--- design/flow/config.mk ---
export PLATFORM = sky130hd
export DESIGN_NAME = geofence
export DESIGN_NICKNAME = geofence
export VERILOG_FILES = /design/flow/design.v
export SDC_FILE = /design/flow/constraint.sdc
export NUM_CORES = 4
export LEC_CHECK = 0
export CAP_MARGIN = 20
export CORE_ASPECT_RATIO = 0.91
export CORE_MARGIN = 2
export CORE_UTILIZATION = 72
export CTS_CLUSTER_DIAMETER = 356
export CTS_CLUSTER_SIZE = 25
export GPL_ROUTABILITY_DRIVEN = 1
export MAX_ROUTING_LAYER = met5
export PLACE_DENSITY = 0.67
export SETUP_SLACK_MARGIN = 1.9
export SLEW_MARGIN = 20
export TNS_END_PERCENT = 30
--- design/flow/constraint.sdc ---
create_clock -name core_clock -period 6.4 [get_ports {clk}]
set_input_delay 1.2800 -clock core_clock [delete_from_list [all_inputs] [get_ports {clk}]]
set_output_delay 1.2800 -clock core_clock [all_outputs]
set_load 0.01 [all_outputs]
--- design/flow/design.v ---
module geofence ( clk,reset,X,Y,valid,is_inside);
input clk;
input reset;
input [9:0] X;
input [9:0] Y;
output reg valid;
output is_inside;
reg [2:0]state, next_state;
parameter IDLE = 3'd0,
	  READ = 3'd1,
      SORTING = 3'd2,
	  CAL = 3'd3,
	  OUT = 3'd4,
      BUFFF = 3'd5;
reg [2:0] sort_cnt;
reg [2:0] cnt;
reg [9:0] tmp_x[0:5];
reg [9:0] tmp_y[0:5];
reg [9:0] target_x;
reg [9:0] target_y;
reg [2:0] sort_idx;
reg signed [10:0] buf1;
reg signed [10:0] buf2;
reg signed [21:0] tmp;
reg done;
wire signed [21:0]mul;
assign mul = buf1 * buf2;
reg [5:0] result;
assign is_inside = &result | &(~result);
always@(posedge clk or posedge reset)begin
    if(reset)
        state <= IDLE;
    else 
        state <= next_state;
end
always@(*)begin
    if(reset)
        next_state = IDLE;
    else begin
        case(state)
            IDLE:
                next_state = READ;
            READ:begin
                if(done == 1) next_state = SORTING;
                else next_state = READ;  
            end
            SORTING:begin
                if(sort_idx == 0) next_state = CAL;
                else next_state = SORTING;
            end
            CAL:begin
                if(sort_idx == 6) next_state = OUT;
                else next_state = CAL;
            end 
            OUT:
                next_state = BUFFF;
            BUFFF:
                next_state = READ; 
            default:    next_state = IDLE;
        endcase
    end 
end
always@(posedge clk or posedge reset)begin
    if(reset)begin
        cnt <= 0;
        done <= 0;
        sort_cnt <= 1;
        sort_idx <= 4;
        valid <= 0;
    end
    else begin
        if(next_state == READ) begin
            valid <= 0;
            case(cnt)
                0:begin
                    target_x <= X;
                    target_y <= Y;
                end
                1:begin
                    tmp_x[0] <= X;
                    tmp_y[0] <= Y;
                end
                2:begin
                    tmp_x[1] <= X;
                    tmp_y[1] <= Y;
                end
                3:begin
                    tmp_x[2] <= X;
                    tmp_y[2] <= Y;
                end
                4:begin
                    tmp_x[3] <= X;
                    tmp_y[3] <= Y;
                end
                5:begin
                    tmp_x[4] <= X;
                    tmp_y[4] <= Y;
                end
                6:begin
                    tmp_x[5] <= X;
                    tmp_y[5] <= Y;
                end
            endcase
            if(cnt < 6)
                cnt <= cnt + 1;
            else begin
                cnt <= 0;
                done <= 1;
            end
        end
        else if(next_state == SORTING)begin
            done <= 0;
            case(cnt)
                0:begin
                    buf1 <= tmp_x[sort_cnt] - tmp_x[0];         
                    cnt <= cnt + 1;
                end
                1:begin      
                    buf2 <= tmp_y[sort_cnt+1] - tmp_y[0];    
                    cnt <= cnt + 1;
                end
                2:begin
                    tmp <= mul;
                    buf2 <= tmp_y[sort_cnt] - tmp_y[0];    
                    cnt <= cnt + 1;
                end
                3:begin
                    buf1 <= tmp_x[sort_cnt+1] - tmp_x[0];
                    cnt <= cnt + 1;
                end
                4:begin
                    if(tmp > mul)begin
                        cnt <= 5;
                    end
                    else begin
                        if(sort_cnt == sort_idx) begin
                            sort_idx <= sort_idx - 1;
                            sort_cnt <= 1;
                        end
                        else 
                            sort_cnt <= sort_cnt + 1;
                        cnt <= 0;
                    end
                end
                5:begin
                    tmp_x[sort_cnt] <= tmp_x[sort_cnt+1];
                    tmp_x[sort_cnt+1] <= tmp_x[sort_cnt];
                    tmp_y[sort_cnt] <= tmp_y[sort_cnt+1];
                    tmp_y[sort_cnt+1] <= tmp_y[sort_cnt];
                    if(sort_cnt == sort_idx) begin
                        sort_idx <= sort_idx - 1;
                        sort_cnt <= 1;
                    end
                    else 
                        sort_cnt <= sort_cnt + 1;
                    cnt <= 0;
                end
            endcase
        end
        else if(next_state == CAL)begin
            case(cnt)
            0:begin
                buf1 <= tmp_x[sort_idx] - target_x;
            end
            1:begin
                if(sort_idx == 5)
                    buf2 <= tmp_y[0] - target_y;
                else
                    buf2 <= tmp_y[sort_idx+1] - target_y;
            end
            2:begin
                tmp <= mul;
                buf2 <= tmp_y[sort_idx] - target_y;
            end
            3:begin
                if(sort_idx == 5)
                    buf1 <= tmp_x[0] - target_x;
                else
                    buf1 <= tmp_x[sort_idx+1] - target_x;
             end
            4:begin
                result[sort_idx] <= (tmp > mul);
                sort_idx <= sort_idx + 1;
            end
            endcase
            if(cnt < 4)begin
                cnt <= cnt + 1;
            end
            else 
                cnt <= 0;
        end
        else if(next_state == OUT)begin
            sort_idx <= 4;
            sort_cnt <= 1;
            cnt <= 0;
            valid <= 1;
        end
    end
end
endmodule
--- design/flow/run.sh ---
#!/bin/bash
# the make line also repeats each setting of config.mk as NAME=value (left out here)
make -C /OpenROAD-flow-scripts/flow DESIGN_CONFIG=/design/flow/config.mk WORK_HOME=/design/flow/orfs CLKGATE_MAP_FILE= finish
==> flow_summary.yaml, run 1 <==
# synthesis and place-and-route metrics
synth:
  synthesis.area_mm2: 0.0198
  ys_async_sr_fraction_pct: 8.21
  synth-main-ff-cell: "edfxtp_1"
  synthAoiAreaFrac_pct: 18.1
  synth_flops: 207
  muxShareOfSynthArea_pct: 4.69
  yosys.area_share.xor_xnor_pct: 2.57
  yosys.area.top_type: "edfxtp_1"
  edf_count: 190
  avgSynthCellArea_um2: 8.86
  netlist.area_leader.share_pct: 28.8
  synth_cell_types: 65
  syn_inst: 2234
  adder_share_pct: 20.6
  synth.top_cells.by_count: "nand2_1 (441), inv_1 (237), edfxtp_1 (190)"
  yosysCellCount: 2234
  yosysWarnings: 3
  synth_nets: 2510
  synth.logic.top_family: "adder cells"
  yosys-stat-area_mm2: 0.0198
  yosys-top-cells-area: "edfxtp_1 (29%), fa_1 (12%), ha_1 (8.4%), nand2_1 (8.4%), a31oi_1 (5.0%)"
  yosysSeqAreaShare_pct: 31.0
  simple_gate_area_share_pct: 15.8
  most_common_cell: "nand2_1"
cts:
  clk_pin_slew_ps: 110
  root_buffer: "clkbuf_16"
  cts.sinks: 207
  cts_tree: "done"
  clk_path_buf_depth: 3
  clk_latency_ps: 500
  hold_buffers: 0
  cts_buffers: 12
  htree_levels: 1
setup_path:
  crit_family: "adder cells"
  worst-path-buf-inv: 5
  setup.worst_path.start_class: "flop"
  critPathSlowestCell: "fa_1"
  cp.depth: 26
  path_common_cell: "fa_1"
  worstReg2RegEnd: "sort_idx[2]"
  endpoint: "sort_idx[2]"
  crit_type: "flop to flop"
  regToRegSetupSlack_ps: -540
  worstReg2RegStart: "buf2[2]"
  path_max_fanout: 8
  crit_start: "buf2[2]"
  cp.required_ps: 6810
  cp-end-kind: "flop"
  arrival_ps: 7350
  slowest_delay_ps: 560
  reg2reg_depth: 26
grt:
  grt-ovfl-total: 0
  antenna_found_initial: 1
  grt_use_met1_pct: 55.1
  grt_pass1_wl_mm: 97.7
  top_usage_layer: "met2"
  grt_pass1_vias: 18000
  grt_use_met2_pct: 68.1
  grt_max_degree: 86
  grtUsageMet3_pct: 13.1
  grt_util_all_layers_pct: 44.0
run_status:
  status: "finished with violations"
  failed_checks: "negative setup slack"
worst_hold_path:
  hold_start: "valid"
  hold_depth: 1
  min_to: "valid"
  hp-class: "flop to flop"
place:
  port_buffers: 23
  dp_cells: 2592
  post-dp-hpwl_mm: 43.4
  gp_congestion: 0.990
sta:
  maxSlewHeadroom_pct: 17.3
  rsz0062_at_grt: "yes"
  finalHoldViolCount: 0
  period_minus_slack_ps: 6940
  worst_pin_slew_ps: 1240
  fin_skew_ps: 30.2
  fmax_ghz: 0.144
  slew_viol_final: 0
  setup_slack_ps: -540
  finalClockPeriodUsage_pct: 108
  setup_viol: 14
finish:
  fillers: 1596
  area_delta_synth_final_pct: 12.3
  seq_area_mm2: 0.00614
  layout.cells.non_filler: 2644
  final-comb-area_mm2: 0.0130
  nets: 2561
floorplanning:
  fp_util_pct: 73.6
  die_y_um: 162
  io_pins: 24
  die-area_mm2: 0.0288
  chipWidth_um: 178
  core_area_mm2: 0.0269
  num_rows: 57
job:
  warning_count: 48
  maxCapViolations: 0
route:
  drt_iter0_drc: 3142
  final_antenna_net_count: 0
  wl_per_cell_um: 25.3
  drc: 0
  num_vias: 18700
  drt_pass1_iterations: 13
  via_per_inst: 7.06
  wl_mm: 66.8
[final cells by class]
class                           instances  area share [%]
Multi-Input combinational cell       1650            58.3
Sequential cell                       207            27.6
Timing Repair Buffer                  176            6.47
Inverter                              238            4.04
Tap cell                              354            1.99
Clock buffer                           16            1.51
Clock inverter                          1          0.0900
Antenna cell                            2          0.0225
[what timing repair did]
| action | 4_1_cts | 5_1_grt |
|---|---|---|
| endpoints found under the setup margin | 46 | 132 |
| gates cloned | 0 | 0 |
| buffers inserted | 9 | 24 |
| pin swaps | 32 | 27 |
| gates resized | 64 | 63 |
[through the flow]
step	util [%]	hold slack (ps)	setup WS (ps)	setup TNS, ps	instance area [um^2]
2_1_floorplan	-	491	-164	-679	20000
3_3_place_gp	78.3	465	-188	-1440	21000
3_5_place_dp	78.3	470	-458	-4820	21000
4_1_cts	80.9	494	-222	-2130	21800
5_1_grt	82.7	533	-807	-10200	22200
6_report	82.7	488	-540	-6600	22200
[per-layer routing]
metal | vias to the layer above | wire length [um]
met5 | - | 0
met4 | 0 | 5200
met3 | 460 | 9860
met2 | 1613 | 29400
met1 | 8657 | 22300
li1 | 7945 | -
==> inputs of run 2 (changes only) <==
Settings changed: CELL_PAD_IN_SITES_DETAIL_PLACEMENT from default to 0, CORE_ASPECT_RATIO 0.91 to 1.09, CORE_MARGIN 2 to 10, CORE_UTILIZATION 72 to 49, CTS_CLUSTER_DIAMETER 356 to default, CTS_CLUSTER_SIZE 25 to default, GPL_ROUTABILITY_DRIVEN 1 to 0, MAX_ROUTING_LAYER met5 to default, PLACE_DENSITY 0.67 to default, PLACE_DENSITY_LB_ADDON from default to 0.28, SETUP_SLACK_MARGIN 1.9 to -0.18, TNS_END_PERCENT 30 to default.
Clock period 6.4 ns to 5.17 ns, I/O delays scaled along.
==> run 2 against run 1 <==
Net effect:
- the layout still fails its checks (negative setup slack)
- clock skew decreased by 6.8 ps
- routed wire length fell by 4.2%
- hold slack better by 77 ps
- die size grew 69%
- synthesized cell count unchanged
- critical path depth increased by 1
- via count down 3.6%
- non-clock buffer count increased by 34
- largest cell class unchanged
- highest routed layer unchanged
==> flow_summary.yaml, run 2 <==
# synthesis and place-and-route metrics
setup_path:
  worstReg2RegStart: "buf1[2]"
  cp.depth: 27
  crit_start: "buf1[2]"
  regToRegSetupSlack_ps: -1630
  arrival_ps: 7290
  cp.required_ps: 5660
  crit_type: "flop to flop"
  path_max_fanout: 8
  critPathSlowestCell: "fa_1"
  cp-end-kind: "flop"
  setup.worst_path.start_class: "flop"
  worstReg2RegEnd: "sort_idx[2]"
  endpoint: "sort_idx[2]"
  path_common_cell: "fa_1"
  reg2reg_depth: 27
  slowest_delay_ps: 560
  worst-path-buf-inv: 4
  crit_family: "adder cells"
grt:
  grt-ovfl-total: 0
  grt_pass1_vias: 18100
  antenna_found_initial: 0
  grt_util_all_layers_pct: 25.6
  grt_max_degree: 54
  grt_pass1_wl_mm: 98.8
synth:
  most_common_cell: "nand2_1"
  synthAoiAreaFrac_pct: 18.1
  yosysSeqAreaShare_pct: 31.0
  adder_share_pct: 20.6
  synth_cell_types: 65
  avgSynthCellArea_um2: 8.86
  yosys.area_share.xor_xnor_pct: 2.57
  synth_flops: 207
  edf_count: 190
  yosys-top-cells-area: "edfxtp_1 (29%), fa_1 (12%), ha_1 (8.4%), nand2_1 (8.4%), a31oi_1 (5.0%)"
  yosys-stat-area_mm2: 0.0198
  synth.logic.top_family: "adder cells"
  synthesis.area_mm2: 0.0198
  syn_inst: 2234
  yosysCellCount: 2234
  yosysWarnings: 3
  synth.top_cells.by_count: "nand2_1 (441), inv_1 (237), edfxtp_1 (190)"
  synth_nets: 2510
  synth-main-ff-cell: "edfxtp_1"
  muxShareOfSynthArea_pct: 4.69
  simple_gate_area_share_pct: 15.8
  ys_async_sr_fraction_pct: 8.21
  netlist.area_leader.share_pct: 28.8
  yosys.area.top_type: "edfxtp_1"
floorplanning:
  io_pins: 24
  die_y_um: 230
  core_area_mm2: 0.0397
  die-area_mm2: 0.0488
  chipWidth_um: 213
  num_rows: 76
  fp_util_pct: 49.8
sta:
  maxSlewHeadroom_pct: 17.3
  worst_pin_slew_ps: 1240
  period_minus_slack_ps: 6800
  rsz0062_at_grt: "yes"
  holdWs_ps: 566
  fmax_ghz: 0.147
  fin_skew_ps: 23.5
  finalHoldViolCount: 0
  finalClockPeriodUsage_pct: 132
  slew_viol_final: 0
  setup_viol: 16
  setup_slack_ps: -1630
finish:
  fillers: 3374
  area_delta_synth_final_pct: 14.8
  nets: 2608
  final_core_util_pct: 57.1
  fin_area_mm2: 0.0227
cts:
  cts_buffers: 25
  clk_path_buf_depth: 3
  hold_buffers: 0
  root_buffer: "clkbuf_16"
  clk_latency_ps: 560
  cts_tree: "done"
  cts.sinks: 207
  clk_pin_slew_ps: 60
  htree_levels: 1
place:
  port_buffers: 23
  post-dp-hpwl_mm: 45.4
  dp_slack_ps: -1770
  placedInstanceArea_mm2: 0.0216
worst_hold_path:
  hold_depth: 1
  hold_start: "valid"
  hp-class: "flop to flop"
  min_to: "valid"
run_status:
  failed_checks: "negative setup slack"
  status: "finished with violations"
route:
  drc: 0
  drt_pass1_iterations: 13
  diodes: 0
  num_vias: 18000
  final_antenna_net_count: 0
  drt_iter0_drc: 2543
  wl_mm: 64.0
  wl_per_cell_um: 22.4
  via_per_inst: 6.30
job:
  maxCapViolations: 0
  warning_count: 46
## run 2: what timing repair did
action | CTS | global route
setup endpoints to repair | 15 | 19
setup buffers | 8 | 8
gates resized | 23 | 22
pin swaps | 19 | 21
## run 2: metrics by stage
| stage | setup TNS, ps | cells |
|---|---|---|
| CTS | -20510 | 2849 |
| detailed placement | -23530 | 2797 |
| global placement | -20380 | 2797 |
| finish | -22280 | 2857 |
| global route | -26170 | 2857 |
| floorplan | -17260 | 2234 |
## run 2: cell type report
cell class | count | area [um^2] | share of cell area (%)
Multi-Input combinational cell | 1650 | 12600 | 55.3
Sequential cell | 207 | 6130 | 27.0
Timing Repair Buffer | 210 | 1640 | 7.23
Inverter | 238 | 893 | 3.93
Tap cell | 507 | 634 | 2.79
Clock buffer | 26 | 629 | 2.77
Clock inverter | 19 | 226 | 0.997
## run 2: routing by layer
metal  vias to the layer above  wire, um  GRT usage, %
met5                         -         0             0
met4                         0      3940          14.9
met3                       321      6270          5.20
met2                      1100     30900          43.3
met1                      8522     22900          29.3
li1                       8052         -             -
==> inputs of run 3 (changes only) <==
Settings changed: ABC_AREA from default to 1, CAP_MARGIN 20 to 0, CELL_PAD_IN_SITES_DETAIL_PLACEMENT 0 to default, CORE_ASPECT_RATIO 1.09 to 0.7, CORE_MARGIN 10 to 2, CORE_UTILIZATION 49 to 72, CTS_CLUSTER_SIZE from default to 10, GPL_ROUTABILITY_DRIVEN 0 to default, HOLD_SLACK_MARGIN from default to 0.29, PLACE_DENSITY_LB_ADDON 0.28 to 0.08, SETUP_SLACK_MARGIN -0.18 to 2.31, TNS_END_PERCENT from default to 5.
Clock period 5.17 ns to 7.74 ns, I/O delays scaled along.
==> run 3 against run 2 <==
Net effect:
- register-to-register slack improved by 2700 ps
- clock-buffer cell count increased by 11
- sequential share of layout area decreased by 0.37 points
- the run now finishes clean
- non-clock buffer count decreased by 66
- clock skew decreased by 9.7 ps
- critical endpoint is now sort_idx[1]
==> flow_summary.yaml, run 3 <==
# synthesis and place-and-route metrics
run_status:
  status: "finished clean"
synth:
  edf_count: 190
  yosysCellCount: 2662
  synth_flops: 207
  yosysWarnings: 3
  yosys.area_share.xor_xnor_pct: 1.84
  synth.logic.top_family: "simple AND/OR/NAND/NOR gates"
  muxShareOfSynthArea_pct: 1.02
  yosys-top-cells-area: "edfxtp_1 (28%), nand2_1 (14%), fa_1 (12%), inv_1 (8.2%), ha_1 (8.1%)"
  synth_cell_types: 62
  avgSynthCellArea_um2: 7.71
  syn_inst: 2662
  yosys-stat-area_mm2: 0.0205
  synth-main-ff-cell: "edfxtp_1"
  synthAoiAreaFrac_pct: 14.8
  netlist.area_leader.share_pct: 27.8
  synth.top_cells.by_count: "nand2_1 (783), inv_1 (450), edfxtp_1 (190)"
  synth_nets: 2938
  simple_gate_area_share_pct: 21.6
  most_common_cell: "nand2_1"
  yosysSeqAreaShare_pct: 29.9
  synthesis.area_mm2: 0.0205
  ys_async_sr_fraction_pct: 8.21
  yosys.area.top_type: "edfxtp_1"
  adder_share_pct: 19.9
setup_path:
  cp-end-kind: "flop"
  setup.worst_path.start_class: "flop"
  worst-path-buf-inv: 5
  regToRegSetupSlack_ps: 1020
  reg2reg_depth: 29
  path_max_fanout: 5
  crit_start: "buf2[2]"
  worstReg2RegStart: "buf2[2]"
  critPathSlowestCell: "fa_1"
  cp.depth: 29
  worstReg2RegEnd: "sort_idx[1]"
  cp.required_ps: 8220
  crit_family: "adder cells"
  crit_type: "flop to flop"
  arrival_ps: 7200
  slowest_delay_ps: 560
  endpoint: "sort_idx[1]"
  path_common_cell: "nand2_1"
grt:
  grt-ovfl-total: 0
  grt_util_all_layers_pct: 49.0
  grt_max_degree: 78
  antenna_found_initial: 2
  grt_pass1_vias: 20100
  grt_pass1_wl_mm: 111
route:
  via_per_inst: 6.91
  drt_iter0_drc: 4471
  drt_pass1_iterations: 13
  wl_per_cell_um: 24.6
  final_antenna_net_count: 0
  wl_mm: 76.6
  num_vias: 21500
  drc: 0
cts:
  hold_buffers: 0
  clk_pin_slew_ps: 70
  htree_levels: 1
  cts_buffers: 25
  clk_path_buf_depth: 3
  cts.sinks: 207
  root_buffer: "clkbuf_16"
  clk_latency_ps: 560
  cts_tree: "done"
worst_hold_path:
  hold_start: "sort_cnt[0]"
  hold_depth: 2
  min_to: "sort_cnt[0]"
  hp-class: "flop to flop"
sta:
  finalClockPeriodUsage_pct: 86.8
  fin_skew_ps: 13.8
  period_minus_slack_ps: 6720
  setup_tns_ps: 0
  fmax_ghz: 0.149
  worst_pin_slew_ps: 1310
  slew_viol_final: 0
  rsz0062_at_grt: "yes"
  maxSlewHeadroom_pct: 12.7
  holdWs_ps: 530
  setup_viol: 0
  finalHoldViolCount: 0
finish:
  area_delta_synth_final_pct: 12.2
  final-comb-area_mm2: 0.0128
  fillers: 1652
  seq_area_mm2: 0.00613
  nets: 2998
place:
  port_buffers: 23
  post-dp-hpwl_mm: 48.0
  gp_congestion: 1.05
floorplanning:
  io_pins: 24
  die_y_um: 145
  num_rows: 51
  die-area_mm2: 0.0299
  core_area_mm2: 0.0279
  fp_util_pct: 73.4
  chipWidth_um: 206
job:
  maxCapViolations: 0
  warning_count: 46
run 3: what timing repair did:
action | 4_1_cts | 5_1_grt
setup endpoints to repair | 20 | 64
gates cloned | 1 | 0
pin swaps | 27 | 49
gates resized | 51 | 55
setup buffers | 56 | 29
run 3: through the flow:
step                      std cells  util [%]  setup WS (ps)  cell area, um^2
after floorplan                2662         -           1870            20600
after CTS                      3076      80.7           1400            22600
after global placement         2980      75.6           1080            21100
after detailed placement       2980      75.6            888            21100
final                          3107      82.4           1020            23000
after global routing           3105      82.4            807            23000
run 3: cell type report:
cell class | instances | share of cell area (%)
antenna | 2 | 0.0217
tap | 371 | 2.02
sequential | 207 | 26.6
clock buffer | 37 | 2.96
inverter | 465 | 7.63
timing repair buffer | 144 | 5.27
clock inverter | 2 | 0.0543
multi-input combinational | 1879 | 55.4
run 3: per-layer routing:
layer,GRT usage (%),routed length (um),share of wire [%]
met1,65.7,25500,33
met2,69.1,31000,40
met3,20.6,14900,19
met4,21.6,5200,6.8
met5,0,0,0
==> inputs of run 4 (changes only) <==
Settings changed: CAP_MARGIN 0 to 40, CELL_PAD_IN_SITES_DETAIL_PLACEMENT from default to 0, CELL_PAD_IN_SITES_GLOBAL_PLACEMENT from default to 0, CORE_ASPECT_RATIO 0.7 to 1.82, CORE_MARGIN 2 to 8, CORE_UTILIZATION 72 to 44, CTS_CLUSTER_DIAMETER from default to 386, CTS_CLUSTER_SIZE 10 to default, GPL_ROUTABILITY_DRIVEN from default to 1, HOLD_SLACK_MARGIN 0.29 to default, PLACE_DENSITY_LB_ADDON 0.08 to 0.07, SETUP_SLACK_MARGIN 2.31 to default, TNS_END_PERCENT 5 to 65.
Clock period 7.74 ns to 6.4 ns, I/O delays scaled along.
==> run 4 against run 3 <==
Net effect:
- non-clock buffer count rose by 32
- synthesized cell count did not move
- first-iteration DRC count is 63% lower
- critical path depth is 3 higher
- flip-flop count unchanged
- sequential share of layout area shrank 0.65 points
- critical endpoint is now sort_cnt[1]
==> flow_summary.yaml, run 4 <==
# synthesis and place-and-route metrics
grt:
  antenna_found_initial: 0
  grt_pass1_wl_mm: 119
  grt_pass1_vias: 19800
  grt_max_degree: 58
  grt-ovfl-total: 0
  grt_util_all_layers_pct: 29.2
floorplanning:
  fp_util_pct: 44.2
  num_rows: 107
  chipWidth_um: 176
  die-area_mm2: 0.0541
  core_area_mm2: 0.0465
  io_pins: 24
  die_y_um: 307
synth:
  yosys-top-cells-area: "edfxtp_1 (28%), nand2_1 (14%), fa_1 (12%), inv_1 (8.2%), ha_1 (8.1%)"
  avgSynthCellArea_um2: 7.71
  syn_inst: 2662
  synthAoiAreaFrac_pct: 14.8
  synthesis.area_mm2: 0.0205
  synth_flops: 207
  synth.top_cells.by_count: "nand2_1 (783), inv_1 (450), edfxtp_1 (190)"
  yosys.area.top_type: "edfxtp_1"
  adder_share_pct: 19.9
  yosysSeqAreaShare_pct: 29.9
  yosys-stat-area_mm2: 0.0205
  simple_gate_area_share_pct: 21.6
  yosys.area_share.xor_xnor_pct: 1.84
  yosysCellCount: 2662
  synth_nets: 2938
  ys_async_sr_fraction_pct: 8.21
  yosysWarnings: 3
  synth_cell_types: 62
  most_common_cell: "nand2_1"
  synth.logic.top_family: "simple AND/OR/NAND/NOR gates"
  edf_count: 190
  muxShareOfSynthArea_pct: 1.02
  synth-main-ff-cell: "edfxtp_1"
  netlist.area_leader.share_pct: 27.8
route:
  via_per_inst: 5.84
  drc: 0
  wl_mm: 80.3
  num_vias: 19700
  wl_per_cell_um: 23.8
  drt_iter0_drc: 1667
  final_antenna_net_count: 0
  diodes: 0
  drt_pass1_iterations: 5
sta:
  rsz0062_at_grt: "yes"
  maxSlewHeadroom_pct: 40.1
  fmax_ghz: 0.159
  fin_skew_ps: 13.2
  setup_tns_ps: 0
  setup_viol: 0
  period_minus_slack_ps: 6300
  worst_pin_slew_ps: 896
  finalHoldViolCount: 0
  finalClockPeriodUsage_pct: 98.4
  slew_viol_final: 0
setup_path:
  cp.depth: 32
  critPathSlowestCell: "fa_1"
  crit_type: "flop to flop"
  endpoint: "sort_cnt[1]"
  crit_family: "adder cells"
  worst-path-buf-inv: 10
  path_common_cell: "nand2_1"
  arrival_ps: 6730
  cp.required_ps: 6830
  worstReg2RegEnd: "sort_cnt[1]"
  crit_start: "buf1[4]"
  slowest_delay_ps: 610
  reg2reg_depth: 32
  setup.worst_path.start_class: "flop"
  worstReg2RegStart: "buf1[4]"
  regToRegSetupSlack_ps: 100
  cp-end-kind: "flop"
  path_max_fanout: 5
place:
  port_buffers: 23
  post-dp-hpwl_mm: 57.8
  placedInstanceArea_mm2: 0.0221
  gp_congestion: 0.953
  dp_cells: 3295
cts:
  cts.sinks: 207
  clk_latency_ps: 540
  cts_tree: "done"
  clk_path_buf_depth: 3
  cts_buffers: 23
  root_buffer: "clkbuf_16"
  clk_pin_slew_ps: 60
  htree_levels: 1
finish:
  fin_area_mm2: 0.0236
  seq_area_mm2: 0.00613
  final-comb-area_mm2: 0.0127
  layout.cells.non_filler: 3366
  area_delta_synth_final_pct: 15.0
  nets: 3028
  fillers: 4545
worst_hold_path:
  hold_depth: 2
  min_to: "sort_cnt[0]"
  hold_start: "sort_cnt[0]"
  hp-class: "flop to flop"
run_status:
  status: "finished clean"
job:
  maxCapViolations: 0
  warning_count: 44
==> run 4: timing repair <==
item                                    in CTS  in global routing
resized                                     15                109
pin swaps                                    5                 66
endpoints found under the setup margin      14                 14
buffers inserted                             5                 23
gates cloned                                 0                  1
hold buffers                                 0                  0
==> run 4: per-layer routing <==
| metal | share of wire [%] | up-vias | track usage [%] |
|---|---|---|---|
| met3 | 6.6 | 337 | 3.11 |
| met1 | 34 | 9385 | 30.6 |
| met5 | 0 | - | 0 |
| met4 | 8.4 | 0 | 20.7 |
| li1 | - | 8996 | - |
| met2 | 51 | 953 | 53.1 |
==> run 4: final cells by class <==
class	count	share of cell area, %
Tap cell	599	3.18
Inverter	465	7.42
Timing Repair Buffer	176	6.31
Sequential cell	207	26.0
Multi-Input combinational cell	1879	54.0
Clock buffer	24	2.45
Clock inverter	16	0.689
==> run 4: per-stage QoR <==
stage          util, %  hold slack, ps  worst slack [ps]
6_report          50.8             526              99.7
2_1_floorplan        -             477               148
4_1_cts           49.3             530              2.32
3_5_place_dp      47.5             517              -246
5_1_grt           50.8             542              -174
3_3_place_gp      47.4             480              -198
==> inputs of run 5 (changes only) <==
Settings changed: ABC_AREA 1 to default, CAP_MARGIN 40 to 20, CELL_PAD_IN_SITES_DETAIL_PLACEMENT 0 to default, CELL_PAD_IN_SITES_GLOBAL_PLACEMENT 0 to default, CORE_ASPECT_RATIO 1.82 to default, CORE_MARGIN 8 to 2, CTS_CLUSTER_DIAMETER 386 to default, CTS_CLUSTER_SIZE from default to 97, GPL_ROUTABILITY_DRIVEN 1 to default, GPL_TIMING_DRIVEN from default to 0, MAX_ROUTING_LAYER from default to met5, PLACE_DENSITY from default to 0.59, PLACE_DENSITY_LB_ADDON 0.07 to default, TNS_END_PERCENT 65 to 60.
Clock period 6.4 ns to 4.19 ns, I/O delays scaled along.
==> run 5 against run 4 <==
Net effect:
- now fails the layout checks on negative setup slack
- clock-buffer cell count up 10
- synthesized cell count is 16% lower
- cell count down 10%
- non-clock buffer count is 113 higher
- flip-flop count unchanged
- routed wire length is 5.2% lower
- hold slack better by 27 ps
- core utilization grew 4.3 points
- cell area up 3.4%
- critical endpoint is now sort_idx[2]
- largest cell class unchanged
- highest routed layer is now met5
==> flow_summary.yaml, run 5 <==
# synthesis and place-and-route metrics
synth:
  yosysWarnings: 3
  synth.logic.top_family: "adder cells"
  synth_nets: 2510
  synth.top_cells.by_count: "nand2_1 (441), inv_1 (237), edfxtp_1 (190)"
  yosys-top-cells-area: "edfxtp_1 (29%), fa_1 (12%), ha_1 (8.4%), nand2_1 (8.4%), a31oi_1 (5.0%)"
  syn_inst: 2234
  synthAoiAreaFrac_pct: 18.1
  adder_share_pct: 20.6
  muxShareOfSynthArea_pct: 4.69
  yosys-stat-area_mm2: 0.0198
  avgSynthCellArea_um2: 8.86
  netlist.area_leader.share_pct: 28.8
  yosysSeqAreaShare_pct: 31.0
  most_common_cell: "nand2_1"
  ys_async_sr_fraction_pct: 8.21
  synth-main-ff-cell: "edfxtp_1"
  synth_cell_types: 65
  edf_count: 190
  simple_gate_area_share_pct: 15.8
  yosysCellCount: 2234
  synth_flops: 207
  yosys.area_share.xor_xnor_pct: 2.57
  yosys.area.top_type: "edfxtp_1"
  synthesis.area_mm2: 0.0198
sta:
  maxSlewHeadroom_pct: 22.3
  fin_skew_ps: 54.6
  slew_viol_final: 0
  finalClockPeriodUsage_pct: 168
  period_minus_slack_ps: 7040
  setup_slack_ps: -2850
  rsz0062_at_grt: "yes"
  worst_pin_slew_ps: 1170
  setup_viol: 32
  fmax_ghz: 0.142
  setup_tns_ps: -47750
  finalHoldViolCount: 0
job:
  maxCapViolations: 0
  warning_count: 46
setup_path:
  worstReg2RegStart: "buf1[5]"
  reg2reg_depth: 30
  regToRegSetupSlack_ps: -2850
  path_max_fanout: 5
  arrival_ps: 7560
  crit_family: "adder cells"
  critPathSlowestCell: "fa_1"
  cp.required_ps: 4710
  worstReg2RegEnd: "sort_idx[2]"
  endpoint: "sort_idx[2]"
  slowest_delay_ps: 550
  cp-end-kind: "flop"
  setup.worst_path.start_class: "flop"
  crit_type: "flop to flop"
  path_common_cell: "fa_1"
  worst-path-buf-inv: 7
  crit_start: "buf1[5]"
  cp.depth: 30
finish:
  area_delta_synth_final_pct: 23.3
  nets: 2688
  fin_area_mm2: 0.0244
place:
  dp_slack_ps: -3720
  gp_congestion: 0.990
  placedInstanceArea_mm2: 0.0213
  post-dp-hpwl_mm: 52.9
  port_buffers: 23
floorplanning:
  io_pins: 24
  fp_util_pct: 44.7
  core_area_mm2: 0.0443
  num_rows: 77
  chipWidth_um: 216
  die_y_um: 216
  die-area_mm2: 0.0467
worst_hold_path:
  hold_start: "done"
  hold_depth: 1
  min_to: "done"
  hp-class: "flop to flop"
route:
  final_antenna_net_count: 0
  diodes: 0
  drc: 0
  drt_pass1_iterations: 9
  num_vias: 18600
  wl_per_cell_um: 25.2
  via_per_inst: 6.17
  drt_iter0_drc: 2513
  wl_mm: 76.1
grt:
  grt_max_degree: 23
  grt-ovfl-total: 0
  grt_use_met1_pct: 38.2
  antenna_found_initial: 1
  grt_util_all_layers_pct: 31.4
  grt_pass1_wl_mm: 111
  grt_pass1_vias: 18500
  grtUsageMet3_pct: 7.33
  grt_use_met2_pct: 52.4
  top_usage_layer: "met2"
cts:
  htree_levels: 1
  cts_tree: "done"
  cts_buffers: 26
  clk_latency_ps: 600
  clk_pin_slew_ps: 60
  cts.sinks: 207
  hold_buffers: 0
  root_buffer: "clkbuf_16"
  clk_path_buf_depth: 3
run_status:
  failed_checks: "negative setup slack"
  status: "finished with violations"
## run 5: metal layers
layer | share of wire, % | vias to the layer above | routed length [um]
met5 | 0.021 | - | 16
met3 | 10 | 297 | 7650
li1 | - | 8221 | -
met1 | 37 | 8989 | 28300
met2 | 47 | 1136 | 35900
met4 | 5.6 | 2 | 4230
## run 5: through the flow
| step | hold WS (ps) | utilization [%] | instances |
|---|---|---|---|
| global route | 585 | 55.1 | 3021 |
| floorplan | 491 | - | 2234 |
| detailed placement | 541 | 48.1 | 2860 |
| finish | 552 | 55.1 | 3021 |
| CTS | 556 | 52.5 | 2953 |
| global placement | 540 | 47.5 | 2849 |
## run 5: what timing repair did
item                       4_1_cts  5_1_grt
pin swaps                       54       72
buffers inserted                54       74
resized                        216      185
setup endpoints to repair       75      147
cloned                           0        1
## run 5: layout make-up
cell class	count	area, um^2
well taps	592	741
multi-input cells	1650	13600
plain buffers	129	866
clock buffers	34	712
fillers	3951	19900
flip-flops and latches	207	6140
repair buffers	160	1400
clock inverters	11	95.1
inverters	238	911
==> inputs of run 6 (changes only) <==
Settings changed: CORE_UTILIZATION 44 to 40, CTS_CLUSTER_SIZE 97 to default, GPL_TIMING_DRIVEN 0 to default, MAX_ROUTING_LAYER met5 to default, PLACE_DENSITY 0.59 to default, TNS_END_PERCENT 60 to default.
Clock period 4.19 ns to 8.0 ns, I/O delays scaled along.
==> run 6 against run 5 <==
Net effect:
- global-route usage fell by 6.1 points
- largest cell class unchanged
- clock skew fell by 20 ps
- cell count fell by 4.7%
- the run now finishes clean
- routed wire length fell by 15%
- clock-buffer cell count fell by 3
==> flow_summary.yaml, run 6 <==
# synthesis and place-and-route metrics
setup_path:
  cp.required_ps: 8450
  arrival_ps: 7730
  slowest_delay_ps: 540
  path_max_fanout: 11
  setup.worst_path.start_class: "flop"
  worst-path-buf-inv: 5
  cp.depth: 29
  cp-end-kind: "flop"
  path_common_cell: "fa_1"
  critPathSlowestCell: "edfxtp_1"
  reg2reg_depth: 29
  endpoint: "sort_cnt[1]"
  regToRegSetupSlack_ps: 720
  crit_type: "flop to flop"
  crit_family: "adder cells"
  worstReg2RegStart: "buf1[5]"
  worstReg2RegEnd: "sort_cnt[1]"
  crit_start: "buf1[5]"
sta:
  period_minus_slack_ps: 7280
  rsz0062_at_grt: "no"
  finalClockPeriodUsage_pct: 91.0
  setup_viol: 0
  fmax_ghz: 0.137
  maxSlewHeadroom_pct: 31.7
  fin_skew_ps: 34.2
  setup_slack_ps: 718
  worst_pin_slew_ps: 1030
  setup_tns_ps: 0
  slew_viol_final: 0
  finalHoldViolCount: 0
route:
  met1_length_mm: 26.6
  via_per_inst: 6.03
  wl_met2_mm: 27.3
  wl_per_cell_um: 22.4
  diodes: 0
  drt_iter0_drc: 2800
  final_antenna_net_count: 0
  drt_pass1_iterations: 12
  drc: 0
  highest_layer: "met4"
  num_vias: 17400
  route.met3.wl_mm: 7.04
  wl_mm: 64.4
synth:
  yosys.area.top_type: "edfxtp_1"
  synth_nets: 2510
  yosysCellCount: 2234
  yosysWarnings: 3
  avgSynthCellArea_um2: 8.86
  yosys-stat-area_mm2: 0.0198
  syn_inst: 2234
  adder_share_pct: 20.6
  yosys.area_share.xor_xnor_pct: 2.57
  synth_flops: 207
  synth-main-ff-cell: "edfxtp_1"
  edf_count: 190
  synthAoiAreaFrac_pct: 18.1
  synth_cell_types: 65
  synthesis.area_mm2: 0.0198
  netlist.area_leader.share_pct: 28.8
  synth.logic.top_family: "adder cells"
  muxShareOfSynthArea_pct: 4.69
  most_common_cell: "nand2_1"
  yosysSeqAreaShare_pct: 31.0
  ys_async_sr_fraction_pct: 8.21
  simple_gate_area_share_pct: 15.8
  synth.top_cells.by_count: "nand2_1 (441), inv_1 (237), edfxtp_1 (190)"
  yosys-top-cells-area: "edfxtp_1 (29%), fa_1 (12%), ha_1 (8.4%), nand2_1 (8.4%), a31oi_1 (5.0%)"
grt:
  grt_util_all_layers_pct: 25.3
  grt_pass1_vias: 17200
  grt_pass1_wl_mm: 99.7
  grt_max_degree: 92
  antenna_found_initial: 0
  grt-ovfl-total: 0
worst_hold_path:
  hold_start: "valid"
  hold_depth: 1
  min_to: "valid"
  hp-class: "flop to flop"
finish:
  nets: 2474
  fillers: 4729
  layout.cells.non_filler: 2880
  area_delta_synth_final_pct: 9.18
run_status:
  status: "finished clean"
cts:
  cts.repair.resized: 0
  root_buffer: "clkbuf_16"
  cts_setup_buffers: 0
  clk_pin_slew_ps: 60
  cts_buffers: 26
  clk_path_buf_depth: 3
  cts_tree: "done"
  hold_buffers: 0
  clk_latency_ps: 590
  cts.sinks: 207
  htree_levels: 1
job:
  maxCapViolations: 0
  warning_count: 43
floorplanning:
  chipWidth_um: 226
  die_y_um: 226
  fp_util_pct: 40.5
  num_rows: 81
  core_area_mm2: 0.0488
  io_pins: 24
  die-area_mm2: 0.0513
place:
  post-dp-hpwl_mm: 42.9
  dp_slack_ps: 734
  port_buffers: 23
  dp_cells: 2833
  gp_congestion: 0.885
[run 6: metrics by stage]
stage	hold slack (ps)	util [%]	cell area (um^2)
floorplan	491	-	19800
global placement	469	42.6	20800
detailed placement	478	42.6	20800
CTS	490	44.2	21600
global route	505	44.2	21600
finish	484	44.2	21600
[run 6: area by class of cell]
class / instances / area, um^2 / area share (%)
inverters: 238 / 893 / 4.13
flip-flops and latches: 207 / 6130 / 28.4
multi-input cells: 1650 / 12300 / 57.1
clock inverters: 15 / 113 / 0.521
well taps: 664 / 831 / 3.84
repair buffers: 75 / 641 / 2.96
clock buffers: 31 / 669 / 3.10
[run 6: metal layers]
layer / vias up / global-route usage, %
li1: 7796 / -
met1: 8262 / 34.6
met2: 1075 / 38.0
met3: 233 / 5.74
met4: 0 / 11.6
met5: - / 0
==> inputs of run 7 (changes only) <==
Settings changed: ABC_AREA from default to 1, CORE_UTILIZATION 40 to 72, CTS_CLUSTER_SIZE from default to 41, PLACE_DENSITY_LB_ADDON from default to 0.04, SETUP_SLACK_MARGIN from default to 1.01.
Clock period 8.0 ns to 5.04 ns, I/O delays scaled along.
==> run 7 against run 6 <==
Net effect:
- the flow now stops in 5_1_grt
- synthesized cell count grew 19%
- die size shrank 42%
- synthesized area grew 3.7%
==> flow_summary.yaml, run 7 <==
# flow metrics
synth:
  simple_gate_area_share_pct: 21.6
  ys_async_sr_fraction_pct: 8.21
  yosysSeqAreaShare_pct: 29.9
  muxShareOfSynthArea_pct: 1.02
  yosys.area_share.xor_xnor_pct: 1.84
  synth_flops: 207
  yosysCellCount: 2662
  synth_cell_types: 62
  edf_count: 190
  syn_inst: 2662
  avgSynthCellArea_um2: 7.71
  most_common_cell: "nand2_1"
  synth.top_cells.by_count: "nand2_1 (783), inv_1 (450), edfxtp_1 (190)"
  synthAoiAreaFrac_pct: 14.8
  yosys-stat-area_mm2: 0.0205
  synth.logic.top_family: "simple AND/OR/NAND/NOR gates"
  yosysWarnings: 3
  yosys.area.top_type: "edfxtp_1"
  synthesis.area_mm2: 0.0205
  synth-main-ff-cell: "edfxtp_1"
  netlist.area_leader.share_pct: 27.8
  synth_nets: 2938
  yosys-top-cells-area: "edfxtp_1 (28%), nand2_1 (14%), fa_1 (12%), inv_1 (8.2%), ha_1 (8.1%)"
  adder_share_pct: 19.9
place:
  gp_congestion: 1.05
  dp_slack_ps: -1290
  port_buffers: 23
  dp_cells: 3118
  post-dp-hpwl_mm: 50.1
  placedInstanceArea_mm2: 0.0224
cts:
  cts_buffers: 24
  clk_path_buf_depth: 3
  htree_levels: 1
  root_buffer: "clkbuf_16"
  cts.sinks: 207
floorplanning:
  io_pins: 24
  num_rows: 61
  chipWidth_um: 173
  die-area_mm2: 0.0299
  core_area_mm2: 0.0279
  fp_util_pct: 73.5
  die_y_um: 173
run_status:
  stop_error: "[ERROR GRT-0232] Routing congestion too high. Check the congestion heatmap in the GUI."
  failing_step: "5_1_grt"
  status: "stopped before the end"
grt:
  grt_util_all_layers_pct: 81.3
  grt-ovfl-total: 61
run 7: layer usage:
layer / GRT overflow / GRT usage (%)
met4: 25 / 78.7
met1: 4 / 82.8
met3: 3 / 69.4
met2: 29 / 93.8
met5: 0 / 44.1
run 7: what timing repair did:
item / 4_1_cts
endpoints found under the setup margin: 44
pin swaps: 48
setup buffers: 61
cloned: 4
hold buffers: 0
gates resized: 148
==> inputs of run 8 (changes only) <==
Settings changed: ABC_AREA 1 to default, CORE_ASPECT_RATIO from default to 1.58, CTS_CLUSTER_SIZE 41 to 25, GPL_ROUTABILITY_DRIVEN from default to 1, MAX_ROUTING_LAYER from default to met5, PLACE_DENSITY_LB_ADDON 0.04 to 0.01, SETUP_SLACK_MARGIN 1.01 to 1.78, TNS_END_PERCENT from default to 70.
Clock period 5.04 ns to 6.4 ns, I/O delays scaled along.
==> run 8 against run 7 <==
Net effect:
- the layout now fails its checks (negative setup slack)
- die size down 3.4%
- synthesized area shrank 3.6%
- synthesized cell count down 16%
==> flow_summary.yaml, run 8 <==
# synthesis and place-and-route metrics
run_status:
  status: "finished with violations"
  failed_checks: "negative setup slack"
route:
  via_per_inst: 7.29
  final_antenna_net_count: 0
  drc: 0
  diodes: 0
  num_vias: 19800
  wl_mm: 74.6
  drt_iter0_drc: 3248
  drt_pass1_iterations: 13
  wl_per_cell_um: 27.5
place:
  post-dp-hpwl_mm: 46.2
  port_buffers: 23
  dp_cells: 2628
  gp_congestion: 1.02
  placedInstanceArea_mm2: 0.0214
synth:
  avgSynthCellArea_um2: 8.86
  most_common_cell: "nand2_1"
  edf_count: 190
  synth_flops: 207
  synthesis.area_mm2: 0.0198
  muxShareOfSynthArea_pct: 4.69
  yosys.area_share.xor_xnor_pct: 2.57
  syn_inst: 2234
  yosys-top-cells-area: "edfxtp_1 (29%), fa_1 (12%), ha_1 (8.4%), nand2_1 (8.4%), a31oi_1 (5.0%)"
  synth_cell_types: 65
  synth.top_cells.by_count: "nand2_1 (441), inv_1 (237), edfxtp_1 (190)"
  yosys.area.top_type: "edfxtp_1"
  synthAoiAreaFrac_pct: 18.1
  yosysWarnings: 3
  netlist.area_leader.share_pct: 28.8
  ys_async_sr_fraction_pct: 8.21
  yosysCellCount: 2234
  synth_nets: 2510
  yosysSeqAreaShare_pct: 31.0
  synth-main-ff-cell: "edfxtp_1"
  adder_share_pct: 20.6
  simple_gate_area_share_pct: 15.8
  synth.logic.top_family: "adder cells"
  yosys-stat-area_mm2: 0.0198
finish:
  nets: 2624
  area_delta_synth_final_pct: 17.7
  fin_area_mm2: 0.0233
  final_core_util_pct: 85.6
  layout.cells.non_filler: 2712
  fillers: 1473
floorplanning:
  fp_util_pct: 72.8
  chipWidth_um: 136
  core_area_mm2: 0.0272
  die-area_mm2: 0.0289
  io_pins: 24
  num_rows: 76
  die_y_um: 212
sta:
  fmax_ghz: 0.137
  period_minus_slack_ps: 7310
  slew_viol_final: 0
  worst_pin_slew_ps: 1260
  fin_skew_ps: 18.6
  setup_slack_ps: -907
  setup_tns_ps: -10830
  maxSlewHeadroom_pct: 16.0
  finalHoldViolCount: 0
  rsz0062_at_grt: "yes"
  setup_viol: 14
  finalClockPeriodUsage_pct: 114
grt:
  grt_util_all_layers_pct: 48.9
  grt_pass1_vias: 19900
  grt_pass1_wl_mm: 106
  grt_max_degree: 95
  antenna_found_initial: 0
  grt-ovfl-total: 0
setup_path:
  worstReg2RegEnd: "sort_cnt[2]"
  worstReg2RegStart: "buf2[3]"
  regToRegSetupSlack_ps: -910
  crit_family: "adder cells"
  arrival_ps: 7720
  endpoint: "sort_cnt[2]"
  slowest_delay_ps: 570
  setup.worst_path.start_class: "flop"
  cp.required_ps: 6820
  path_max_fanout: 8
  crit_type: "flop to flop"
  reg2reg_depth: 28
  crit_start: "buf2[3]"
  path_common_cell: "fa_1"
  critPathSlowestCell: "edfxtp_1"
  cp-end-kind: "flop"
  worst-path-buf-inv: 5
  cp.depth: 28
cts:
  cts_tree: "done"
  cts_buffers: 20
  htree_levels: 1
  clk_latency_ps: 540
  clk_path_buf_depth: 3
  hold_buffers: 0
  cts.sinks: 207
  clk_pin_slew_ps: 70
  root_buffer: "clkbuf_16"
worst_hold_path:
  hold_depth: 1
  min_to: "valid"
  hp-class: "flop to flop"
  hold_start: "valid"
job:
  maxCapViolations: 0
  warning_count: 46
## run 8: stage by stage
step	hold WS, ps	worst slack [ps]
floorplan	491	-164
global placement	457	-343
CTS	484	-379
finish	486	-907
global route	510	-1120
detailed placement	470	-589
## run 8: metal layers
| metal | vias to the layer above | routed length, um | GRT usage (%) |
|---|---|---|---|
| met5 | - | 0 | 0 |
| met4 | 0 | 8690 | 43.1 |
| met3 | 733 | 10100 | 12.2 |
| met2 | 1851 | 33900 | 78.8 |
| met1 | 9103 | 21800 | 52.9 |
| li1 | 8096 | - | - |
## run 8: layout make-up
| class | instances | area [um^2] | share of cell area [%] |
|---|---|---|---|
| Clock buffer | 31 | 602 | 2.58 |
| Inverter | 238 | 902 | 3.87 |
| Tap cell | 351 | 439 | 1.89 |
| Multi-Input combinational cell | 1651 | 13200 | 56.7 |
| Timing Repair Buffer | 230 | 1970 | 8.47 |
| Sequential cell | 207 | 6140 | 26.4 |
| Clock inverter | 4 | 30.0 | 0.129 |
## run 8: repair_timing
| action | 4_1_cts | 5_1_grt |
|---|---|---|
| pin swaps | 28 | 31 |
| cloned | 1 | 1 |
| resized | 89 | 118 |
| setup buffers | 17 | 29 |
| setup endpoints to repair | 40 | 58 |
==> inputs of run 9 (changes only) <==
Settings changed: CORE_ASPECT_RATIO 1.58 to 0.95, PLACE_DENSITY from default to 0.43, PLACE_DENSITY_LB_ADDON 0.01 to default, SETUP_SLACK_MARGIN 1.78 to -0.59.
Clock period 6.4 ns to 5.93 ns, I/O delays scaled along.
==> run 9 against run 8 <==
Net effect:
- non-clock buffer count decreased by 42
- register-to-register slack lost 100 ps
- die size is 0.12% lower
- core utilization down 3.7 points
- clock-buffer cell count is 5 higher
- critical path type unchanged
- still fails the layout checks on negative setup slack
- global-route usage decreased by 3.3 points
==> flow_summary.yaml, run 9 <==
# synthesis and place-and-route metrics
run_status:
  status: "finished with violations"
  failed_checks: "negative setup slack"
synth:
  synthAoiAreaFrac_pct: 18.1
  synth_nets: 2510
  yosysSeqAreaShare_pct: 31.0
  avgSynthCellArea_um2: 8.86
  synth_cell_types: 65
  syn_inst: 2234
  adder_share_pct: 20.6
  edf_count: 190
  yosys.area_share.xor_xnor_pct: 2.57
  synth.top_cells.by_count: "nand2_1 (441), inv_1 (237), edfxtp_1 (190)"
  synth-main-ff-cell: "edfxtp_1"
  muxShareOfSynthArea_pct: 4.69
  yosys-top-cells-area: "edfxtp_1 (29%), fa_1 (12%), ha_1 (8.4%), nand2_1 (8.4%), a31oi_1 (5.0%)"
  simple_gate_area_share_pct: 15.8
  netlist.area_leader.share_pct: 28.8
  yosys.area.top_type: "edfxtp_1"
  synth.logic.top_family: "adder cells"
  most_common_cell: "nand2_1"
  yosys-stat-area_mm2: 0.0198
  yosysCellCount: 2234
  synth_flops: 207
  yosysWarnings: 3
  ys_async_sr_fraction_pct: 8.21
  synthesis.area_mm2: 0.0198
route:
  drt_iter0_drc: 2863
  wl_per_cell_um: 24.5
  num_vias: 18700
  drc: 0
  wl_mm: 66.1
  via_per_inst: 6.95
  drt_pass1_iterations: 14
  final_antenna_net_count: 0
setup_path:
  worstReg2RegStart: "buf1[7]"
  regToRegSetupSlack_ps: -1010
  endpoint: "result[4]"
  worstReg2RegEnd: "result[4]"
  critPathSlowestCell: "fa_1"
  arrival_ps: 7210
  cp-end-kind: "flop"
  worst-path-buf-inv: 7
  path_max_fanout: 6
  crit_start: "buf1[7]"
  reg2reg_depth: 26
  crit_type: "flop to flop"
  setup.worst_path.start_class: "flop"
  cp.depth: 26
  path_common_cell: "fa_1"
  slowest_delay_ps: 550
  crit_family: "adder cells"
  cp.required_ps: 6200
worst_hold_path:
  hp-class: "flop to flop"
  hold_depth: 1
  min_to: "valid"
  hold_start: "valid"
cts:
  hold_buffers: 0
  clk_path_buf_depth: 3
  htree_levels: 1
  clk_pin_slew_ps: 70
  clk_latency_ps: 540
  cts_tree: "done"
  root_buffer: "clkbuf_16"
  cts.sinks: 207
  cts_buffers: 24
grt:
  antenna_found_initial: 0
  grt_use_met2_pct: 72.7
  top_usage_layer: "met2"
  grt_pass1_wl_mm: 103
  grt_use_met1_pct: 55.9
  grt_pass1_vias: 18800
  grt_util_all_layers_pct: 45.5
  grtUsageMet3_pct: 12.9
  grt-ovfl-total: 0
  grt_max_degree: 101
floorplanning:
  die-area_mm2: 0.0288
  die_y_um: 166
  chipWidth_um: 174
  num_rows: 59
  core_area_mm2: 0.0272
  io_pins: 24
  fp_util_pct: 72.7
finish:
  nets: 2585
  final_core_util_pct: 82.0
  layout.cells.non_filler: 2695
  fin_area_mm2: 0.0223
  area_delta_synth_final_pct: 12.8
sta:
  worst_pin_slew_ps: 1250
  finalHoldViolCount: 0
  period_minus_slack_ps: 6940
  rsz0062_at_grt: "yes"
  setup_viol: 14
  slew_viol_final: 0
  setup_tns_ps: -12980
  maxSlewHeadroom_pct: 16.6
  setup_slack_ps: -1010
  finalClockPeriodUsage_pct: 117
  fmax_ghz: 0.144
  fin_skew_ps: 18.0
job:
  maxCapViolations: 0
  warning_count: 51
place:
  port_buffers: 23
  placedInstanceArea_mm2: 0.0212
  gp_congestion: 0.969
  post-dp-hpwl_mm: 44.3
  dp_cells: 2631
[run 9: repair_timing]
action | CTS | global route
pin swaps | 26 | 5
endpoints found under the setup margin | 14 | 14
buffers inserted | 23 | 7
resized | 29 | 9
[run 9: layout make-up]
| type | count | area (um^2) |
|---|---|---|
| diodes | 2 | 5.00 |
| inverters | 238 | 893 |
| well taps | 366 | 458 |
| repair buffers | 188 | 1520 |
| fillers | 1662 | 4910 |
| clock buffers | 36 | 687 |
| clock inverters | 8 | 96.3 |
| multi-input cells | 1650 | 12500 |
| flip-flops and latches | 207 | 6130 |
[run 9: through the flow]
step	hold WS [ps]	setup slack (ps)
after floorplan	491	-638
after global placement	471	-854
after detailed placement	499	-1070
after CTS	508	-762
after global routing	539	-1280
final	514	-1010
[run 9: layer usage]
layer / wire length [um] / share of wire, %
met5: 0 / 0
met4: 4770 / 7.2
met3: 9190 / 14
met2: 29600 / 45
met1: 22500 / 34
==> inputs of run 10 (changes only) <==
Settings changed: CORE_ASPECT_RATIO 0.95 to default, CTS_CLUSTER_SIZE 25 to 41, GPL_ROUTABILITY_DRIVEN 1 to default, MAX_ROUTING_LAYER met5 to default, PLACE_DENSITY 0.43 to default, SETUP_SLACK_MARGIN -0.59 to 1.01, TNS_END_PERCENT 70 to default.
Clock period 5.93 ns to 7.37 ns, I/O delays scaled along.
==> run 10 against run 9 <==
Net effect:
- now clean on timing, DRC and antenna
- synthesized area is the same
- routed wire length down 4.3%
- critical endpoint is now sort_idx[0]
- highest routed layer unchanged
==> flow_summary.yaml, run 10 <==
# synthesis and place-and-route metrics
setup_path:
  path_max_fanout: 6
  slowest_delay_ps: 550
  worstReg2RegEnd: "sort_idx[0]"
  critPathSlowestCell: "fa_1"
  regToRegSetupSlack_ps: 510
  cp.required_ps: 7770
  reg2reg_depth: 26
  crit_family: "adder cells"
  cp.depth: 26
  path_common_cell: "fa_1"
  worstReg2RegStart: "buf1[3]"
  endpoint: "sort_idx[0]"
  worst-path-buf-inv: 6
  setup.worst_path.start_class: "flop"
  cp-end-kind: "flop"
  crit_type: "flop to flop"
  crit_start: "buf1[3]"
  arrival_ps: 7260
worst_hold_path:
  hold_depth: 1
  min_to: "valid"
  hold_start: "valid"
  hp-class: "flop to flop"
synth:
  synth.top_cells.by_count: "nand2_1 (441), inv_1 (237), edfxtp_1 (190)"
  yosys.area.top_type: "edfxtp_1"
  edf_count: 190
  yosysSeqAreaShare_pct: 31.0
  yosys-top-cells-area: "edfxtp_1 (29%), fa_1 (12%), ha_1 (8.4%), nand2_1 (8.4%), a31oi_1 (5.0%)"
  syn_inst: 2234
  yosysWarnings: 3
  synthAoiAreaFrac_pct: 18.1
  synthesis.area_mm2: 0.0198
  synth_flops: 207
  yosys.area_share.xor_xnor_pct: 2.57
  muxShareOfSynthArea_pct: 4.69
  simple_gate_area_share_pct: 15.8
  synth_nets: 2510
  adder_share_pct: 20.6
  yosysCellCount: 2234
  netlist.area_leader.share_pct: 28.8
  synth.logic.top_family: "adder cells"
  synth_cell_types: 65
  avgSynthCellArea_um2: 8.86
  most_common_cell: "nand2_1"
  synth-main-ff-cell: "edfxtp_1"
  ys_async_sr_fraction_pct: 8.21
  yosys-stat-area_mm2: 0.0198
cts:
  cts_tree: "done"
  clk_path_buf_depth: 3
  hold_buffers: 0
  clk_pin_slew_ps: 60
  clk_latency_ps: 530
  cts.sinks: 207
  root_buffer: "clkbuf_16"
  htree_levels: 1
  cts_buffers: 24
sta:
  setup_viol: 0
  fin_skew_ps: 12.0
  period_minus_slack_ps: 6860
  worst_pin_slew_ps: 1200
  setup_tns_ps: 0
  fmax_ghz: 0.146
  maxSlewHeadroom_pct: 20.0
  rsz0062_at_grt: "yes"
  finalClockPeriodUsage_pct: 93.1
  finalHoldViolCount: 0
  setup_slack_ps: 507
  slew_viol_final: 0
finish:
  nets: 2518
  fin_area_mm2: 0.0218
  final_core_util_pct: 80.8
  area_delta_synth_final_pct: 10.1
route:
  num_vias: 18400
  final_antenna_net_count: 0
  wl_mm: 63.3
  wl_per_cell_um: 24.3
  drt_pass1_iterations: 14
  drc: 0
  drt_iter0_drc: 3242
  via_per_inst: 7.05
floorplanning:
  num_rows: 60
  fp_util_pct: 73.4
  core_area_mm2: 0.0270
  chipWidth_um: 170
  io_pins: 24
  die_y_um: 170
  die-area_mm2: 0.0288
grt:
  grt_util_all_layers_pct: 44.0
  grt_max_degree: 92
  grt_pass1_vias: 18000
  grt_pass1_wl_mm: 97.9
  grt-ovfl-total: 0
  antenna_found_initial: 1
place:
  dp_slack_ps: 60.1
  gp_congestion: 0.991
  post-dp-hpwl_mm: 42.1
  port_buffers: 23
  placedInstanceArea_mm2: 0.0204
run_status:
  status: "finished clean"
job:
  maxCapViolations: 0
  warning_count: 48
## run 10: repair_timing
action,in CTS,in global routing
setup endpoints to repair,14,14
pin swaps,20,4
resized,25,8
buffers inserted,43,6
## run 10: routing by layer
metal | part of all wire (%) | GRT usage (%) | routed length, um | vias up
met5 | 0 | 0 | 0 | -
met4 | 6.8 | 23.3 | 4270 | 0
met3 | 13 | 9.47 | 8170 | 397
met2 | 45 | 71.4 | 28600 | 1487
met1 | 35 | 55.7 | 22200 | 8611
li1 | - | - | - | 7870
## run 10: per-stage QoR
| stage | std cells | hold slack, ps |
|---|---|---|
| after floorplan | 2234 | 491 |
| after global placement | 2505 | 459 |
| after detailed placement | 2505 | 503 |
| after CTS | 2592 | 515 |
| after global routing | 2601 | 512 |
| final | 2604 | 519 |
## run 10: area by class of cell
class | count | area (um^2)
tap | 341 | 427
inverter | 238 | 893
fill | 1713 | 5170
antenna | 3 | 7.51
sequential | 207 | 6130
multi-input combinational | 1650 | 12500
timing repair buffer | 121 | 998
clock buffer | 32 | 672
clock inverter | 12 | 158
